Design fadd_sub, start of the top module:
module fadd_sub(
  input logic        clk_i,
  input logic [31:0] operand_a,
  input logic [31:0] operand_b,
  output logic[31:0] result_o
);
==> flow/config.mk <==
export PLATFORM = sky130hd
export DESIGN_NAME = fadd_sub
export DESIGN_NICKNAME = fadd_sub
export VERILOG_FILES = /design/flow/design.v
export SDC_FILE = /design/flow/constraint.sdc
export NUM_CORES = 4
export LEC_CHECK = 0
export ABC_AREA = 1
export CAP_MARGIN = 0
export CELL_PAD_IN_SITES_GLOBAL_PLACEMENT = 3
export CORE_ASPECT_RATIO = 0.51
export CORE_MARGIN = 2
export CORE_UTILIZATION = 47
export CTS_CLUSTER_SIZE = 62
export GPL_ROUTABILITY_DRIVEN = 0
export GPL_TIMING_DRIVEN = 0
export MAX_ROUTING_LAYER = met5
export MIN_ROUTING_LAYER = met1
export PLACE_DENSITY_LB_ADDON = 0.19
export SETUP_SLACK_MARGIN = 0.48
export SLEW_MARGIN = 40
export TNS_END_PERCENT = 95
==> flow/constraint.sdc <==
create_clock -name core_clock -period 14.7 [get_ports {clk_i}]
set_input_delay 2.9400 -clock core_clock [delete_from_list [all_inputs] [get_ports {clk_i}]]
set_output_delay 2.9400 -clock core_clock [all_outputs]
set_load 0.01 [all_outputs]
run.sh (not shown) runs the stock make flow with config.mk's settings and CLKGATE_MAP_FILE=.
The first run died in global placement without I/O.
Then changed:
ABC_AREA = unset   (was 1)
CELL_PAD_IN_SITES_GLOBAL_PLACEMENT = unset   (was 3)
CORE_ASPECT_RATIO = unset   (was 0.51)
CORE_MARGIN = 6   (was 2)
CORE_UTILIZATION = 43   (was 47)
CTS_CLUSTER_DIAMETER = 179   (was unset)
CTS_CLUSTER_SIZE = 99   (was 62)
GPL_ROUTABILITY_DRIVEN = unset   (was 0)
GPL_TIMING_DRIVEN = unset   (was 0)
MIN_ROUTING_LAYER = unset   (was met1)
PLACE_DENSITY = 0.61   (was unset)
PLACE_DENSITY_LB_ADDON = unset   (was 0.19)
SETUP_SLACK_MARGIN = -1.45   (was 0.48)
SLEW_MARGIN = 35   (was 40)
TNS_END_PERCENT = 10   (was 95)
Effect: The new run ran to the end with no violations. Synthesized area is lower by 7.0%. Synthesized cell count is lower by 28%. Die size is higher by 12%.
Then changed:
CAP_MARGIN = 20   (was 0)
CORE_MARGIN = 2   (was 6)
CORE_UTILIZATION = 23   (was 43)
CTS_CLUSTER_DIAMETER = unset   (was 179)
CTS_CLUSTER_SIZE = unset   (was 99)
MAX_ROUTING_LAYER = unset   (was met5)
PLACE_DENSITY = unset   (was 0.61)
SETUP_SLACK_MARGIN = unset   (was -1.45)
SLEW_MARGIN = 20   (was 35)
TNS_END_PERCENT = unset   (was 10)
clock period = 18.6 ns   (was 14.7 ns; I/O delays follow)
The new run completed with no timing, DRC or antenna violations.
Final cell count rises by 16%.
Count of clock-buffer cells in the layout stays the same.
Setup slack improved by 3.0 ns.
Sequential share of layout area drops by 0.31 points.
Final area climbs by 2.9%.
Global-route usage decreases by 9.2 points.
Power is lower by 20%.
Routed wire length goes up by 7.5%.
Then changed:
CORE_UTILIZATION = 70   (was 23)
CTS_CLUSTER_SIZE = 41   (was unset)
TNS_END_PERCENT = 5   (was unset)
clock period = 10.1 ns   (was 18.6 ns; I/O delays follow)
After rerunning:
- The new run finished with negative setup slack left
- power came out higher by about 120%
- global-route usage came out higher by 34 points
- first-iteration DRC count grows by 110%
- worst setup slack gets worse by 5.5 ns
Then changed:
CELL_PAD_IN_SITES_GLOBAL_PLACEMENT = 1   (was unset)
CORE_UTILIZATION = 43   (was 70)
CTS_CLUSTER_SIZE = unset   (was 41)
TNS_END_PERCENT = unset   (was 5)
clock period = 12.0 ns   (was 10.1 ns; I/O delays follow)
- This time the run passed the timing, design-rule and antenna checks
- worst setup slack is better by 1.2 ns
- flip-flop count does not change
- utilization is lower by 37 points
- sequential power is lower by about 17%
- routed wire length is lower by 11%
- clock power is lower by about 22%
- worst hold slack is better by 0.40 ns
- final area is lower by 5.7%
- die size is higher by 61%
- sequential share of layout area is higher by 0.60 points
- combinational power is lower by 31%
Then changed:
CELL_PAD_IN_SITES_GLOBAL_PLACEMENT = unset   (was 1)
CORE_MARGIN = 7   (was 2)
CORE_UTILIZATION = 65   (was 43)
CTS_CLUSTER_DIAMETER = 187   (was unset)
CTS_CLUSTER_SIZE = 100   (was unset)
SETUP_SLACK_MARGIN = -0.99   (was unset)
TNS_END_PERCENT = 15   (was unset)
Outcome:
- With this change the flow finished but failed the layout checks on negative setup slack
- worst setup slack gets worse by 0.65 ns
- die area came out lower by 22%
- hold slack gets worse by 0.0040 ns
- final cell count came out lower by 6.7%

---

## v50
Starting RTL as in the previous note.
make LEC_CHECK=0 CAP_MARGIN=30 CELL_PAD_IN_SITES_DETAIL_PLACEMENT=1 CELL_PAD_IN_SITES_GLOBAL_PLACEMENT=3 CORE_ASPECT_RATIO=0.54 CORE_MARGIN=6 CORE_UTILIZATION=43 CTS_CLUSTER_SIZE=43 HOLD_SLACK_MARGIN=-0.09 MAX_ROUTING_LAYER=met5 MIN_ROUTING_LAYER=met2 SLEW_MARGIN=15 finish   # period 15.7 ns
v50: it failed with a tool error in 3_3_place_gp, so there are no final results.
The inputs of v11 differ from those of v50 as listed below.
# v50
export LEC_CHECK = 0
export CAP_MARGIN = 30
export CELL_PAD_IN_SITES_DETAIL_PLACEMENT = 1
export CELL_PAD_IN_SITES_GLOBAL_PLACEMENT = 3
export CORE_ASPECT_RATIO = 0.54
export CORE_MARGIN = 6
export CORE_UTILIZATION = 43
export CTS_CLUSTER_SIZE = 43
export HOLD_SLACK_MARGIN = -0.09
export MAX_ROUTING_LAYER = met5
export MIN_ROUTING_LAYER = met2
export SLEW_MARGIN = 15
create_clock -name core_clock -period 15.7 [get_ports {clk_i}]
# v11
export LEC_CHECK = 0
export CAP_MARGIN = 15
export CORE_MARGIN = 6
export CORE_UTILIZATION = 43
export CTS_CLUSTER_DIAMETER = 179
export CTS_CLUSTER_SIZE = 99
export MAX_ROUTING_LAYER = met5
export PLACE_DENSITY = 0.61
export SETUP_SLACK_MARGIN = -1.04
export SLEW_MARGIN = 35
export TNS_END_PERCENT = 10
create_clock -name core_clock -period 14.7 [get_ports {clk_i}]
Findings:
From v50 to v11, post-synthesis adder-cell area fraction did not move at all.
Post-synthesis register bit count: v11 vs v50 identical
Summary of v11 over v50: fraction of the core area occupied by cells at floorplan stayed essentially flat, die area down 180 um^2, core area stayed essentially flat.
From v50 to v11, synthesized cell count did not move at all.
v11 finished every stage and its layout cleared the timing, design-rule and antenna checks.
From v11 to v50, area fraction in and, or, nand and nor cells after synthesis did not move at all.
Looking only at total number of placement rows, and setting everything else aside, the higher value of v50 and v11 goes to v11.
Modified inputs, v8 compared to v11
# v11
export LEC_CHECK = 0
export CAP_MARGIN = 15
export CORE_MARGIN = 6
export CORE_UTILIZATION = 43
export CTS_CLUSTER_DIAMETER = 179
export CTS_CLUSTER_SIZE = 99
export MAX_ROUTING_LAYER = met5
export PLACE_DENSITY = 0.61
export SETUP_SLACK_MARGIN = -1.04
export SLEW_MARGIN = 35
export TNS_END_PERCENT = 10
create_clock -name core_clock -period 14.7 [get_ports {clk_i}]
# v8
export LEC_CHECK = 0
export ABC_AREA = 1
export CAP_MARGIN = 15
export CELL_PAD_IN_SITES_DETAIL_PLACEMENT = 1
export CELL_PAD_IN_SITES_GLOBAL_PLACEMENT = 3
export CORE_ASPECT_RATIO = 0.51
export CORE_MARGIN = 2
export CORE_UTILIZATION = 47
export CTS_CLUSTER_SIZE = 62
export GPL_ROUTABILITY_DRIVEN = 1
export GPL_TIMING_DRIVEN = 0
export HOLD_SLACK_MARGIN = 0.02
export MAX_ROUTING_LAYER = met5
export MIN_ROUTING_LAYER = met2
export SETUP_SLACK_MARGIN = 0.48
export SLEW_MARGIN = 40
export TNS_END_PERCENT = 95
create_clock -name core_clock -period 14.7 [get_ports {clk_i}]
### Flow results
- v11 ran to completion and came out clean on the timing, design-rule and antenna checks.
- In the summary table, v8 is marked failed, with error GPL-0301 raised in 3_1_place_gp_skip_io.
- Diff v11 -> v8: number of placement rows decreased by about 30% relative to the old numbers, post-synthesis sequential area ratio decreased by 0.89 points relative to the old numbers.
- In v8 the initial core utilization turned out 3.6 points higher than in v11.
- Area after synthesis is higher on v8
- Synthesized cell count: v8 vs v11 up 38%
- | chip area line of the yosys report | v8 vs v11 | 7.5% higher |
- Compared to v11, v8 was floorplanned on a smaller die.
- Comparing v11 and v8, the lower count of distinct cell types in the synthesized netlist was measured on v8.
Input-level comparison between v54 and v8:
# v8
export LEC_CHECK = 0
export ABC_AREA = 1
export CAP_MARGIN = 15
export CELL_PAD_IN_SITES_DETAIL_PLACEMENT = 1
export CELL_PAD_IN_SITES_GLOBAL_PLACEMENT = 3
export CORE_ASPECT_RATIO = 0.51
export CORE_MARGIN = 2
export CORE_UTILIZATION = 47
export CTS_CLUSTER_SIZE = 62
export GPL_ROUTABILITY_DRIVEN = 1
export GPL_TIMING_DRIVEN = 0
export HOLD_SLACK_MARGIN = 0.02
export MAX_ROUTING_LAYER = met5
export MIN_ROUTING_LAYER = met2
export SETUP_SLACK_MARGIN = 0.48
export SLEW_MARGIN = 40
export TNS_END_PERCENT = 95
create_clock -name core_clock -period 14.7 [get_ports {clk_i}]
# v54
export LEC_CHECK = 0
export CAP_MARGIN = 15
export CORE_MARGIN = 2
export CORE_UTILIZATION = 58
export CTS_CLUSTER_SIZE = 62
export MAX_ROUTING_LAYER = met5
export SLEW_MARGIN = 35
export TNS_END_PERCENT = 95
create_clock -name core_clock -period 8.98 [get_ports {clk_i}]
Notes after the runs:
- v54: number of distinct library cell variants in the gate-level netlist after synthesis is 67% higher than what v8 reported.
- The flow for v54 finished, though final verification flagged setup timing.
- v8 has a lower post-synthesis compound-gate area fraction than v54.
- Changes observed in v54 relative to v8: synthesized cell count shrank by 536, share of cell area taken by muxes after synthesis now sits higher, area of the mapped netlist saw a decrease, area of the die fell by 6100 um^2, net count entering floorplan lower.
- Taking v54 as 1.0, v8 lands at 1.08 on synthesized chip area reported by yosys.
- Note that the horizontal die size recorded for v8 amounts to 1.6 times the value seen in v54.
--- input diff v54..v28 ---
# v54
export LEC_CHECK = 0
export CAP_MARGIN = 15
export CORE_MARGIN = 2
export CORE_UTILIZATION = 58
export CTS_CLUSTER_SIZE = 62
export MAX_ROUTING_LAYER = met5
export SLEW_MARGIN = 35
export TNS_END_PERCENT = 95
create_clock -name core_clock -period 8.98 [get_ports {clk_i}]
# v28
export LEC_CHECK = 0
export CAP_MARGIN = 20
export CORE_MARGIN = 2
export CORE_UTILIZATION = 46
export SLEW_MARGIN = 20
create_clock -name core_clock -period 11.7 [get_ports {clk_i}]
Findings:
v28 reached the end of the flow, and the finished layout is clean on the timing, design-rule and antenna checks.
Diff v54 -> v28: area taken by flip-flops and latches level; sequential share of cell area went up 1.6 points; share of power burned in the clock network went up by 3.2 points.
Power figures rest on the tool's default switching activity, not on a simulated workload.
